==> flow/design.v (excerpt) <==
module adc_processing #(
    parameter int SCALING_FACTOR = 310866,
    parameter int SHIFT_FACTOR   = 19,
    parameter int NEGATIVE_FACTOR = 12
) (
    input  logic        clk,
    input  logic        reset,
    input  logic        ready,
    input  logic [15:0] data,
    output logic [15:0] ave_data,
    output logic [15:0] scaled_adc_data
);
For scale: roughly 4200 flip-flops, ~51 I/O pins, ~150000 µm² of cells after synthesis.
clock: 10.0 ns
lec_check: 0
cap_margin: 15
cell_pad_in_sites_detail_placement: 1
cell_pad_in_sites_global_placement: 1
core_aspect_ratio: 1.69
core_margin: 2
core_utilization: 55
cts_cluster_diameter: 66
cts_cluster_size: 18
gpl_timing_driven: 0
max_routing_layer: met4
min_routing_layer: met2
place_density_lb_addon: 0.11
slew_margin: 20
tns_end_percent: 50
run.sh (not shown) runs the stock make flow with config.mk's settings and CLKGATE_MAP_FILE=.
The baseline completed with no timing, DRC or antenna violations.
==> next run, changes <==
CAP_MARGIN = 20   (was 15)
CELL_PAD_IN_SITES_DETAIL_PLACEMENT = default   (was 1)
CELL_PAD_IN_SITES_GLOBAL_PLACEMENT = default   (was 1)
CORE_ASPECT_RATIO = default   (was 1.69)
CORE_UTILIZATION = 72   (was 55)
CTS_CLUSTER_DIAMETER = default   (was 66)
CTS_CLUSTER_SIZE = 13   (was 18)
GPL_TIMING_DRIVEN = default   (was 0)
MAX_ROUTING_LAYER = default   (was met4)
MIN_ROUTING_LAYER = default   (was met2)
PLACE_DENSITY_LB_ADDON = default   (was 0.11)
TNS_END_PERCENT = default   (was 50)
clock period = 3.5 ns   (was 10.0 ns; I/O delays follow)
Effect:
- The changed run completed and failed the layout checks on negative setup slack
- sequential power grows to 2.9 times its value
- wire length shrinks by 28%
- total power grows to 3.3 times its value
- non-clock buffer count shrinks by 514
==> next run, changes <==
CORE_UTILIZATION = 50   (was 72)
CTS_CLUSTER_SIZE = default   (was 13)
PLACE_DENSITY = 0.6   (was default)
clock period = 6.29 ns   (was 3.5 ns; I/O delays follow)
The changed run completed with no timing, DRC or antenna violations.
Power came out lower by about 46%.
Clock skew came out higher by 0.035 ns.
Design area came out higher by 0.65%.
Sequential cell count stays the same.
Die area came out higher by about 44%.
Global-route usage came out lower by 8.3 points.
==> next run, changes <==
ABC_AREA = 1   (was default)
CORE_UTILIZATION = 68   (was 50)
CTS_CLUSTER_SIZE = 13   (was default)
PLACE_DENSITY = default   (was 0.6)
SETUP_SLACK_MARGIN = 0.93   (was default)
clock period = 3.5 ns   (was 6.29 ns; I/O delays follow)
=> Now the flow finished but failed the layout checks on negative setup slack. Core utilization came out higher by 19 points. Setup slack got worse by 1.9 ns. Die size came out lower by 27%. Area after synthesis came out lower by 0.80%. Count of clock-buffer cells in the layout came out lower by 9. Synthesized cell count came out higher by 35%. Combinational power came out higher by 140%. Critical path depth came out higher by 4. Cell count came out higher by 20%. Non-clock buffer count came out higher by 233. Power came out higher by 92%.

* * *

Starting RTL as in the previous note.
make LEC_CHECK=0 ABC_AREA=0 CAP_MARGIN=20 CELL_PAD_IN_SITES_DETAIL_PLACEMENT=1 CELL_PAD_IN_SITES_GLOBAL_PLACEMENT=2 CORE_MARGIN=5 CORE_UTILIZATION=40 CTS_CLUSTER_DIAMETER=253 GPL_TIMING_DRIVEN=1 MIN_ROUTING_LAYER=met2 SLEW_MARGIN=20 TNS_END_PERCENT=30 finish   # period 5.93 ns
Next try:
- ABC_AREA: 0 -> 1
- CELL_PAD_IN_SITES_DETAIL_PLACEMENT: 1 -> unset
- CELL_PAD_IN_SITES_GLOBAL_PLACEMENT: 2 -> unset
- CORE_MARGIN: 5 -> 2
- CORE_UTILIZATION: 40 -> 72
- CTS_CLUSTER_DIAMETER: 253 -> unset
- CTS_CLUSTER_SIZE: unset -> 15
- GPL_TIMING_DRIVEN: 1 -> unset
- MIN_ROUTING_LAYER: met2 -> unset
- PLACE_DENSITY_LB_ADDON: unset -> 0.04
- SETUP_SLACK_MARGIN: unset -> 1.1
- TNS_END_PERCENT: 30 -> unset
- clock period: 5.93 -> 3.85 ns (I/O delays scaled with it)
Outcome:
- The new run finished but failed the layout checks on negative setup slack
- clock skew decreases by 0.022 ns
- power increases by 61%
- clock power increases by 38%
- critical path depth increases by 2
- worst hold slack loses 0.062 ns
- core utilization increases by 35 points
- wire length barely changes
- cell area decreases by 3.3%
- global-route usage increases by 4.9 points
- first-iteration DRC count increases by 13%
- fmax increases by 16%

* * *

zinc:
adc_processing again, from the RTL that the note above started with.
Settings: LEC_CHECK=0, ABC_AREA=1, CAP_MARGIN=20, CORE_MARGIN=2, CORE_UTILIZATION=72, CTS_CLUSTER_DIAMETER=69, CTS_CLUSTER_SIZE=14, PLACE_DENSITY_LB_ADDON=0.14, SETUP_SLACK_MARGIN=1.2, SLEW_MARGIN=20; clock period 4.16 ns.
zinc finished every stage; the final checks, however, were not passed, the failures being negative setup slack.
--- input diff zinc..garnet ---
--- a/flow/config.mk
+++ b/flow/config.mk
@@ -9 +9 @@
-export CAP_MARGIN = 20
+export CAP_MARGIN = 40
@@ -12,4 +12,2 @@
-export CTS_CLUSTER_DIAMETER = 69
-export CTS_CLUSTER_SIZE = 14
-export PLACE_DENSITY_LB_ADDON = 0.14
-export SETUP_SLACK_MARGIN = 1.2
+export CTS_CLUSTER_SIZE = 15
+export SETUP_SLACK_MARGIN = -0.34
==> flow/constraint.sdc <==
create_clock -name core_clock -period 3.54 [get_ports {clk}]
set_input_delay 0.7080 -clock core_clock [delete_from_list [all_inputs] [get_ports {clk}]]
set_output_delay 0.7080 -clock core_clock [all_outputs]
set_load 0.01 [all_outputs]
### Flow results
What the final checks of garnet revealed, after a flow that finished every stage, was a layout that fails on negative setup slack.
NOTE: sequential share of cell area in garnet falls short of that of zinc
The run showing the greater ratio of total power to cell area is garnet.
Final non-filler cell area went up by a few percent going from zinc to garnet.
Between zinc and garnet, the flow reports average via count per standard cell decreasing slightly.
garnet and zinc ended up with roughly the same number of placed cells counting well taps.
Delta (garnet minus zinc): worst relative slew slack now larger; worst ir drop on vdd now sits higher; layout overhead on the synthesized area higher.
Compared to zinc, garnet shows a narrower setup margin.
Minimum period implied by the final worst setup slack | garnet below zinc
The following lists how sierra was set up differently from garnet:
--- a/flow/config.mk
+++ b/flow/config.mk
@@ -8,2 +8 @@
-export ABC_AREA = 1
-export CAP_MARGIN = 40
+export CAP_MARGIN = 20
@@ -11,3 +10,2 @@
-export CORE_UTILIZATION = 72
-export CTS_CLUSTER_SIZE = 15
-export SETUP_SLACK_MARGIN = -0.34
+export CORE_UTILIZATION = 37
+export PLACE_DENSITY = 0.6
==> flow/constraint.sdc <==
create_clock -name core_clock -period 6.29 [get_ports {clk}]
set_input_delay 1.2580 -clock core_clock [delete_from_list [all_inputs] [get_ports {clk}]]
set_output_delay 1.2580 -clock core_clock [all_outputs]
set_load 0.01 [all_outputs]
Results
sierra: done, clean on timing, DRC and antenna. sierra: area share of and/or/nand/nor cells after synthesis is 11 points lower than what garnet reported. Sort sierra and garnet by largest net degree at the start of global routing desc -> top: garnet. Detailed-route via count was higher in the run labelled garnet. sierra vs garnet, worst hold-check slack went up by 0.095 ns. Looking at mean post-synth cell area, sierra sits about 36% above garnet.
## Diff of input files: cedar against sierra
--- a/flow/config.mk
+++ b/flow/config.mk
@@ -8 +8,2 @@
-export CAP_MARGIN = 20
+export ABC_AREA = 1
+export CAP_MARGIN = 0
@@ -10,2 +11,3 @@
-export CORE_UTILIZATION = 37
-export PLACE_DENSITY = 0.6
+export CORE_UTILIZATION = 72
+export CTS_CLUSTER_SIZE = 15
+export SETUP_SLACK_MARGIN = -0.38
==> flow/constraint.sdc <==
create_clock -name core_clock -period 3.71 [get_ports {clk}]
set_input_delay 0.7420 -clock core_clock [delete_from_list [all_inputs] [get_ports {clk}]]
set_output_delay 0.7420 -clock core_clock [all_outputs]
set_load 0.01 [all_outputs]
### Flow results
Ran to the end and failed final checks on negative setup slack: cedar. Per the comparison of cedar with sierra, weighted congestion at the end of routability-driven global placement climbed 0.11; worst setup slack went down; worst-path maximum fanout went down; post-route cell area went down. Of the two values seen for main kind of combinational logic by area, multiplexers was produced by sierra and simple AND/OR/NAND/NOR gates by cedar.
Modified inputs, juniper compared to cedar
--- a/flow/config.mk
+++ b/flow/config.mk
@@ -9 +9 @@
-export CAP_MARGIN = 0
+export CAP_MARGIN = 20
@@ -11,3 +11,2 @@
-export CORE_UTILIZATION = 72
-export CTS_CLUSTER_SIZE = 15
-export SETUP_SLACK_MARGIN = -0.38
+export CORE_UTILIZATION = 40
+export GPL_TIMING_DRIVEN = 0
==> flow/constraint.sdc <==
create_clock -name core_clock -period 10.0 [get_ports {clk}]
set_input_delay 2.0000 -clock core_clock [delete_from_list [all_inputs] [get_ports {clk}]]
set_output_delay 2.0000 -clock core_clock [all_outputs]
set_load 0.01 [all_outputs]
Notes after the runs:
juniper | status: complete | timing, DRC, antenna: pass
cedar -> juniper: flip-flop count delta 0, exact match
In the flow results for juniper and cedar, the global-route wire length before repair is larger on juniper.
Relative to cedar, juniper degrades total wire length after detailed routing.
juniper vs cedar — largest fanout on the critical path rose 8.
Against cedar, hold slack in juniper came out better.
Taking cedar as the reference point, the core utilization of the finished layout of juniper falls by 34 points.
Compared with cedar, juniper shows a higher final design area excluding fillers.
On maximum clock skew at final layout, cedar beats juniper.

* * *

The RTL this note starts from:
==> flow/design.v <==
module averager
    #(parameter int
        power = 8,  
        N = 12)     
    (
        input logic clk,
        reset,
        EN,
        input logic [N-1:0] Din,    
        output logic [N-1:0] Q      
    );
    logic [N-1:0] REG_ARRAY [2**power:1];
    logic [power+N-1:0] sum;
    assign Q = sum[power+N-1:power];
    always_ff @(posedge clk) begin
        if (reset) begin
            sum <= 0;
            for (int j = 1; j <= 2**power; j++) begin
                REG_ARRAY[j] <= 0;
            end
        end
        else if (EN) begin
            sum <= sum + Din - REG_ARRAY[2**power];
            for (int j = 2**power; j > 1; j--) begin
                REG_ARRAY[j] <= REG_ARRAY[j-1];
            end
            REG_ARRAY[1] <= Din;
        end
    end
endmodule
module adc_processing #(
    parameter int SCALING_FACTOR = 310866,
    parameter int SHIFT_FACTOR   = 19,
    parameter int NEGATIVE_FACTOR = 12
) (
    input  logic        clk,
    input  logic        reset,
    input  logic        ready,
    input  logic [15:0] data,
    output logic [15:0] ave_data,
    output logic [15:0] scaled_adc_data
);
    localparam int SCALING_FACTOR_WIDTH = $clog2(SCALING_FACTOR) + 1;
    localparam int INTERMEDIATE_WIDTH = 16 + SCALING_FACTOR_WIDTH;
    logic [INTERMEDIATE_WIDTH-1:0] scaled_adc_data_temp; 
    logic [15:0] scaled_adc_data_pipe;
    averager #(
        .power(8),  
        .N(16)      
    ) AVERAGER (
        .reset(reset),
        .clk(clk),
        .EN(ready),
        .Din(data),
        .Q(ave_data)
    );
    always_ff @(posedge clk) begin
        if (reset) begin
            scaled_adc_data <= 0;
            scaled_adc_data_temp <= 0;
            scaled_adc_data_pipe <= 0;
        end
        else if (ready) begin
            scaled_adc_data_temp <= ave_data * SCALING_FACTOR;             
            scaled_adc_data_pipe <= scaled_adc_data_temp >> SHIFT_FACTOR;  
            scaled_adc_data      <= scaled_adc_data_pipe - 12;             
        end                                                
    end                                                    
endmodule
Settings: LEC_CHECK=0, CAP_MARGIN=20, CORE_ASPECT_RATIO=0.75, CORE_MARGIN=2, CORE_UTILIZATION=71, CTS_CLUSTER_DIAMETER=198, CTS_CLUSTER_SIZE=15, GPL_ROUTABILITY_DRIVEN=0, SETUP_SLACK_MARGIN=0.5, SLEW_MARGIN=25; clock period 3.38 ns.
The baseline reached the layout checks and failed them: setup timing.
Rerun with:
- CORE_ASPECT_RATIO: 0.75 -> not set
- CORE_UTILIZATION: 71 -> 50
- CTS_CLUSTER_DIAMETER: 198 -> not set
- CTS_CLUSTER_SIZE: 15 -> not set
- GPL_ROUTABILITY_DRIVEN: 0 -> not set
- PLACE_DENSITY: not set -> 0.6
- SETUP_SLACK_MARGIN: 0.5 -> 0.73
- SLEW_MARGIN: 25 -> 20
- clock period: 3.38 -> 6.29 ns (I/O delays scaled with it)
Effect: Now the flow ran to the end with no violations. Combinational power went down by 58%. Critical path depth went up by 1. Setup slack improves by 2.8 ns. Final cell count went up by 7.7%. Core utilization went down by 22 points. Die area went up by 42%. Clock-buffer cell count went up by 291. Fmax went down by 1.5%. Wire length went down by 1.8%. Clock skew went up by 0.016 ns.
Rerun with:
- ABC_AREA: not set -> 1
- CORE_UTILIZATION: 50 -> 72
- CTS_CLUSTER_SIZE: not set -> 15
- PLACE_DENSITY: 0.6 -> not set
- SETUP_SLACK_MARGIN: 0.73 -> not set
- clock period: 6.29 -> 4.73 ns (I/O delays scaled with it)
=> The new run reached the layout checks and failed them: setup timing; power increases by about 40%; routed wire length increases by about 16%; worst hold slack gets worse by 0.018 ns; synthesized area decreases by 0.80%; first-iteration DRC count increases by about 100%; fmax increases by 15%.
Rerun with:
- CAP_MARGIN: 20 -> 40
- PLACE_DENSITY: not set -> 0.94
- clock period: 4.73 -> 3.54 ns (I/O delays scaled with it)
Effect:
- The new run finished but failed the layout checks on setup timing
- power grows by a quarter to a third
- critical path depth grows by 1
- maximum frequency barely changes
- wire length grows by roughly a tenth
- hold slack gets worse by 0.12 ns
- setup slack gets worse by 1.2 ns
- die area does not change
Rerun with:
- CAP_MARGIN: 40 -> 20
- CTS_CLUSTER_SIZE: 15 -> 14
- PLACE_DENSITY: 0.94 -> not set
- PLACE_DENSITY_LB_ADDON: not set -> 0.03
- SETUP_SLACK_MARGIN: not set -> 1.2
- clock period: 3.54 -> 4.8 ns (I/O delays scaled with it)
- The changed run produced a layout that fails on setup timing
- power goes down by a quarter to a third
- sequential cell count does not change
- synthesized area does not change
- synthesized cell count is unchanged
- core utilization drops by 0.73 points

* * *

## oak
RTL: the design.v shown in full above, as it stands there.
make LEC_CHECK=0 ABC_AREA=0 CAP_MARGIN=20 CELL_PAD_IN_SITES_DETAIL_PLACEMENT=1 CORE_MARGIN=5 CORE_UTILIZATION=40 CTS_CLUSTER_DIAMETER=179 GPL_TIMING_DRIVEN=1 MIN_ROUTING_LAYER=met2 SLEW_MARGIN=20 TNS_END_PERCENT=30 finish   # period 5.93 ns
### oak -> pine
# oak
export LEC_CHECK = 0
export ABC_AREA = 0
export CAP_MARGIN = 20
export CELL_PAD_IN_SITES_DETAIL_PLACEMENT = 1
export CORE_MARGIN = 5
export CORE_UTILIZATION = 40
export CTS_CLUSTER_DIAMETER = 179
export GPL_TIMING_DRIVEN = 1
export MIN_ROUTING_LAYER = met2
export SLEW_MARGIN = 20
export TNS_END_PERCENT = 30
create_clock -name core_clock -period 5.93 [get_ports {clk}]
# pine
export LEC_CHECK = 0
export ABC_AREA = 1
export CAP_MARGIN = 20
export CORE_MARGIN = 2
export CORE_UTILIZATION = 72
export CTS_CLUSTER_SIZE = 15
export PLACE_DENSITY_LB_ADDON = 0.04
export SETUP_SLACK_MARGIN = 1.04
export SLEW_MARGIN = 20
create_clock -name core_clock -period 3.49 [get_ports {clk}]
Findings:
Worst hold path cell count: pine vs oak up 1
Run comparison: pine layer carrying the most global-route usage met2; oak layer carrying the most global-route usage met3
When pine is set beside oak, its area of the synthesized netlist per yosys stat turns out to be 1200 µm² smaller.
Completing all stages was not enough for pine: its layout failed the final checks because of setup timing.
| global-route usage | lower: oak |
pine reports its worst setup path endpoint as scaled_adc_data_temp[23] while oak reports scaled_adc_data_temp[33].
Summary: with oak as the reference, filler cell count in the final layout in pine moved down by more than half.
Power and IR drop assume default switching activity.
